old:
==> flow/design.v (excerpt) <==
module alu_top (
    input             clk,
    input      [15:0] a,
    input      [15:0] b,
    input      [2:0]  opcode,
    input      [1:0]  mode,
    output reg [31:0] result,
    output reg        eq
);
Size: ~5900 cells after synthesis, ~70 flip-flops, about 71 I/O pins, ~0.039 mm² of cells after synthesis.
Settings: LEC_CHECK=0, ABC_AREA=1, CAP_MARGIN=15, CORE_MARGIN=4, CORE_UTILIZATION=72, CTS_CLUSTER_DIAMETER=362, SETUP_SLACK_MARGIN=-1.63, SLEW_MARGIN=40, TNS_END_PERCENT=85; clock period 15.7 ns.
run.sh (not shown) runs the stock make flow with config.mk's settings and CLKGATE_MAP_FILE=.
Run status, old: aborted in 3_5_place_dp, error DPL-0033
The following lists how new was set up differently from old:
Settings: ABC_AREA removed (was 1); CORE_MARGIN changed from 4 to 2; CTS_CLUSTER_DIAMETER removed (was 362); TNS_END_PERCENT removed (was 85); PLACE_DENSITY newly set to 0.65; CAP_MARGIN changed from 15 to 20; SETUP_SLACK_MARGIN removed (was -1.63); SLEW_MARGIN changed from 40 to 20; the clock period (ns, I/O delays scaled along) changed from 15.7 to 77.7.
Summary of the comparison: vertical extent of the die is lower in new, relative to old.
As the logs show, new stopped at 4_1_cts after a tool error, so it never reached the end of the flow.
Sort new and old by post-synthesis cell type count, ascending, and old comes first.
Die size: new is under old
For the area of the core region, new came in 5.1% lower than old did.
The area of the synthesized netlist per yosys stat reported for new is smaller than that of old by about 5.4%.
In the reports for new and old, the larger area fraction in compound gates after synthesis belongs to new.
Row routability-driven placement congestion ratio: new higher / old lower

---

Starting RTL as in the previous note.
clock: 50.3 ns
lec_check: 0
abc_area: 0
cap_margin: 15
cell_pad_in_sites_detail_placement: 2
cell_pad_in_sites_global_placement: 2
core_margin: 4
core_utilization: 65
cts_cluster_diameter: 356
cts_cluster_size: 24
gpl_timing_driven: 0
max_routing_layer: met4
place_density_lb_addon: 0.0
setup_slack_margin: 0.66
slew_margin: 20
tns_end_percent: 60
The baseline died in 3_1_place_gp_skip_io on FLW-0024.
Then changed:
- ABC_AREA: 0 -> 1
- CORE_MARGIN: 4 -> 9
- CORE_UTILIZATION: 65 -> 45
- CTS_CLUSTER_SIZE: 24 -> 40
- PLACE_DENSITY_LB_ADDON: 0.0 -> default
Outcome: The new run never finished: it broke off in 3_5_place_dp; synthesized area climbs by 5.7%; die area climbs by 61%; synthesized cell count climbs by 19%.
Then changed:
- CELL_PAD_IN_SITES_DETAIL_PLACEMENT: 2 -> default
- CELL_PAD_IN_SITES_GLOBAL_PLACEMENT: 2 -> default
- CORE_MARGIN: 9 -> 2
- CORE_UTILIZATION: 45 -> 66
- CTS_CLUSTER_DIAMETER: 356 -> 44
- CTS_CLUSTER_SIZE: 40 -> default
- GPL_TIMING_DRIVEN: 0 -> default
- MAX_ROUTING_LAYER: met4 -> default
- TNS_END_PERCENT: 60 -> 5
- clock period: 50.3 -> 73.8 ns (I/O delays scaled with it)
What happened:
- The changed run reached the layout checks and failed them: setup timing
- area after synthesis does not change
- synthesized cell count stays the same
- die area falls by 37%
Then changed:
- ABC_AREA: 1 -> default
- CAP_MARGIN: 15 -> 20
- CORE_UTILIZATION: 66 -> 40
- CTS_CLUSTER_DIAMETER: 44 -> default
- SETUP_SLACK_MARGIN: 0.66 -> default
- TNS_END_PERCENT: 5 -> default
- clock period: 73.8 -> 87.1 ns (I/O delays scaled with it)
Effect:
- The changed run ran to the end with no violations
- global-route usage fell by 13 points
- critical path depth fell by 177
- design area fell by 8.2%
- via count fell by 16%
- routed wire length fell by 9.8%
- core utilization fell by 35 points
- non-clock buffer count fell by 351
Then changed:
- CORE_UTILIZATION: 40 -> 57
- TNS_END_PERCENT: default -> 5
- clock period: 87.1 -> 73.8 ns (I/O delays scaled with it)
The new run ran to the end with violations: setup timing.
First-iteration DRC count grows by 83%.
Flip-flop count does not change.
Routed wire length grows by about 26%.
Critical path depth grows by 25.
Worst hold slack gets worse by 270 ps.
Via count grows by about 26%.
Final area grows by 19%.
Non-clock buffer count grows by 1288.
Sequential share of layout area shrinks by 0.51 points.
Setup slack gets worse by 15000 ps.
